==> inputs of amber <==
## axi_timer_counter_top
module axi_timer_counter_top #(
  parameter AXI_ADDR_BW_p = 12     
) (
  input logic  clk,
  input logic  rst_n,
  input logic [AXI_ADDR_BW_p-1:0] i_axi_awaddr,
  input logic  i_axi_awvalid,
  input logic [31:0] i_axi_wdata,
  input logic i_axi_wvalid,
  input logic i_axi_bready,
  input logic [AXI_ADDR_BW_p-1:0] i_axi_araddr,
  input logic i_axi_arvalid,
  input logic i_axi_rready,
  output logic o_axi_awready,
  output logic o_axi_wready,
  output logic [1:0] o_axi_bresp,
  output logic o_axi_bvalid,
  output logic o_axi_arready,
  output logic [31:0] o_axi_rdata,
  output logic [1:0] o_axi_rresp,
  output logic o_axi_rvalid,
  output logic o_cnt0_done,
  output logic o_cnt1_done
);
clock: 5.8 ns
lec_check: 0
abc_area: 0
cap_margin: 20
cell_pad_in_sites_detail_placement: 1
cell_pad_in_sites_global_placement: 2
core_aspect_ratio: 0.51
core_margin: 9
core_utilization: 19
cts_cluster_size: 11
gpl_routability_driven: 1
hold_slack_margin: -0.01
max_routing_layer: met4
min_routing_layer: met2
place_density_lb_addon: 0.08
setup_slack_margin: 1.71
slew_margin: 5
tns_end_percent: 10
run.sh (not shown) runs the stock make flow with config.mk's settings and CLKGATE_MAP_FILE=.
==> harbor (differences from amber) <==
==> flow/config.mk (replaced) <==
export PLATFORM = sky130hd
export DESIGN_NAME = axi_timer_counter_top
export DESIGN_NICKNAME = axi_timer_counter_top
export VERILOG_FILES = /design/flow/design.v
export SDC_FILE = /design/flow/constraint.sdc
export NUM_CORES = 4
export LEC_CHECK = 0
export CAP_MARGIN = 20
export CELL_PAD_IN_SITES_DETAIL_PLACEMENT = 2
export CELL_PAD_IN_SITES_GLOBAL_PLACEMENT = 3
export CORE_MARGIN = 2
export CORE_UTILIZATION = 40
export SLEW_MARGIN = 20
==> flow/constraint.sdc (replaced) <==
create_clock -name core_clock -period 5.0 [get_ports {clk}]
set_input_delay 1.0000 -clock core_clock [delete_from_list [all_inputs] [get_ports {clk}]]
set_output_delay 1.0000 -clock core_clock [all_outputs]
set_load 0.01 [all_outputs]
==> impl_metrics.py <==
# Auto-generated metrics
metrics = {
    "run_status": {
        "status": "finished clean",
    },
    "global_routing": {
        "track_usage_pct": 24.6,
        "use_met1_pct": 0,
    },
    "critical_path": {
        "worst-endpoint-required_ps": 6270,
        "cp_max_fo": 16,
    },
    "layout": {
        "layout.nets": 1824,
    },
    "clock_network": {
        "cts_resized": 2,
    },
    "power": {
        "p_clk_w": 0.00231,
    },
    "floorplan": {
        "rows": 73,
    },
    "sta": {
        "tightest_slew_ps": 1070,
        "holdWs_ps": 494,
    },
}
The numbers above come from amber.

==> impl_metrics.py <==
# Auto-generated metrics
metrics = {
    "run_status": {
        "status": "finished clean",
    },
    "synth": {
        "yosys_most_used_dff": "dfxtp_1",
    },
    "layout": {
        "n_all_inverters": 21,
        "nNonClkBuffers": 127,
        "layout.nets": 1815,
    },
    "floorplan": {
        "rows": 71,
        "fp_util_pct": 40.7,
    },
    "sta": {
        "holdWs_ps": 495,
        "slew_viol_final": 0,
        "tightest_slew_ps": 1030,
    },
    "critical_path": {
        "cp_max_fo": 10,
        "worst-endpoint-required_ps": 5420,
    },
    "clock_network": {
        "tritoncts": "done",
    },
    "power": {
        "p_clk_w": 0.00269,
    },
}
The numbers above come from harbor.


========
==> inputs of v12 <==
Starting RTL as in the previous note.
## axi_timer_counter_top
module axi_timer_counter_top #(
  parameter AXI_ADDR_BW_p = 12     
) (
  input logic  clk,
  input logic  rst_n,
  input logic [AXI_ADDR_BW_p-1:0] i_axi_awaddr,
  input logic  i_axi_awvalid,
  input logic [31:0] i_axi_wdata,
  input logic i_axi_wvalid,
  input logic i_axi_bready,
  input logic [AXI_ADDR_BW_p-1:0] i_axi_araddr,
  input logic i_axi_arvalid,
  input logic i_axi_rready,
  output logic o_axi_awready,
  output logic o_axi_wready,
  output logic [1:0] o_axi_bresp,
  output logic o_axi_bvalid,
  output logic o_axi_arready,
  output logic [31:0] o_axi_rdata,
  output logic [1:0] o_axi_rresp,
  output logic o_axi_rvalid,
  output logic o_cnt0_done,
  output logic o_cnt1_done
);
==> flow/config.mk <==
export PLATFORM = sky130hd
export DESIGN_NAME = axi_timer_counter_top
export DESIGN_NICKNAME = axi_timer_counter_top
export VERILOG_FILES = /design/flow/design.v
export SDC_FILE = /design/flow/constraint.sdc
export NUM_CORES = 4
export LEC_CHECK = 0
export ABC_AREA = 0
export CAP_MARGIN = 20
export CELL_PAD_IN_SITES_DETAIL_PLACEMENT = 0
export CELL_PAD_IN_SITES_GLOBAL_PLACEMENT = 0
export CORE_MARGIN = 2
export CORE_UTILIZATION = 72
export CTS_CLUSTER_SIZE = 54
export GPL_ROUTABILITY_DRIVEN = 0
export HOLD_SLACK_MARGIN = 0.3
export MAX_ROUTING_LAYER = met5
export PLACE_DENSITY_LB_ADDON = 0.08
export SLEW_MARGIN = 25
export TNS_END_PERCENT = 85
==> flow/constraint.sdc <==
create_clock -name core_clock -period 3.0 [get_ports {clk}]
set_input_delay 0.6000 -clock core_clock [delete_from_list [all_inputs] [get_ports {clk}]]
set_output_delay 0.6000 -clock core_clock [all_outputs]
set_load 0.01 [all_outputs]
==> v18 (differences from v12) <==
- ABC_AREA: 0 -> unset
- CELL_PAD_IN_SITES_DETAIL_PLACEMENT: 0 -> unset
- CELL_PAD_IN_SITES_GLOBAL_PLACEMENT: 0 -> unset
- CORE_UTILIZATION: 72 -> 40
- CTS_CLUSTER_SIZE: 54 -> unset
- GPL_ROUTABILITY_DRIVEN: 0 -> unset
- HOLD_SLACK_MARGIN: 0.3 -> unset
- MAX_ROUTING_LAYER: met5 -> unset
- PLACE_DENSITY_LB_ADDON: 0.08 -> unset
- SLEW_MARGIN: 25 -> 20
- TNS_END_PERCENT: 85 -> unset
==> flow/constraint.sdc (replaced) <==
create_clock -name core_clock -period 5.0 [get_ports {clk}]
set_input_delay 1.0000 -clock core_clock [delete_from_list [all_inputs] [get_ports {clk}]]
set_output_delay 1.0000 -clock core_clock [all_outputs]
set_load 0.01 [all_outputs]
==> comparison table <==
Fraction of area in clock buffers and inverters: v12 0.0542; v18 0.0593
NonClk Buf Share: v12 0.110; v18 0.0667
Pin count of the biggest net entering global routing: v12 65; v18 68
Slowest library cell on the worst path: v12 sky130_fd_sc_hd__a2111oi_1; v18 sky130_fd_sc_hd__inv_1
Maximum ir drop on the vdd rail: v12 0.494 mV; v18 0.271 mV
Standard-cell rows: v12 53; v18 71
Data arrival time of the critical path: v12 3.44 ns; v18 4.68 ns
Routed length on met3: v12 7.31 mm; v18 2.93 mm
Post-DR vias/cell: v12 7.22; v18 5.91
Pre-CTS setup slack: v12 -0.0888 ns; v18 0.956 ns
Core utilization at floorplan: v12 0.733; v18 0.407
Worst Setup Slack, final: v12 -0.0221 ns; v18 0.787 ns
Reg-to-Reg End: v12 timer_counter_inst.s_cnt0_value[24]; v18 timer_counter_inst.s_cnt0_value[30]
Sequential cell area share: v12 0.361; v18 0.374
Required time of the critical path: v12 3.42 ns; v18 5.47 ns
Met3 capacity usage during global routing: v12 0.127; v18 0.0309
Run status: v12 failed layout checks; v18 complete, no violations
Layout check failures: v12 negative setup slack; v18 -
Maximum net fanout on the critical path: v12 9; v18 19
Biggest cell delay along the critical path: v12 0.45 ns; v18 0.64 ns
Via total after detailed routing: v12 15.0k; v18 13.1k
Layout-stage area growth over the synthesis result: v12 21.4%; v18 16.9%
Total number of warnings across the stage logs: v12 31; v18 30
Overall chip area: v12 22500 um2; v18 40000 um2
Leakage power total: v12 7.26 nW; v18 6.75 nW
Net Switching: v12 1.85 mW; v18 1.13 mW
Actual slew at the worst max-slew pin: v12 0.954 ns; v18 1.02 ns
Power figures rest on the tool's default switching activity, not on a simulated workload.
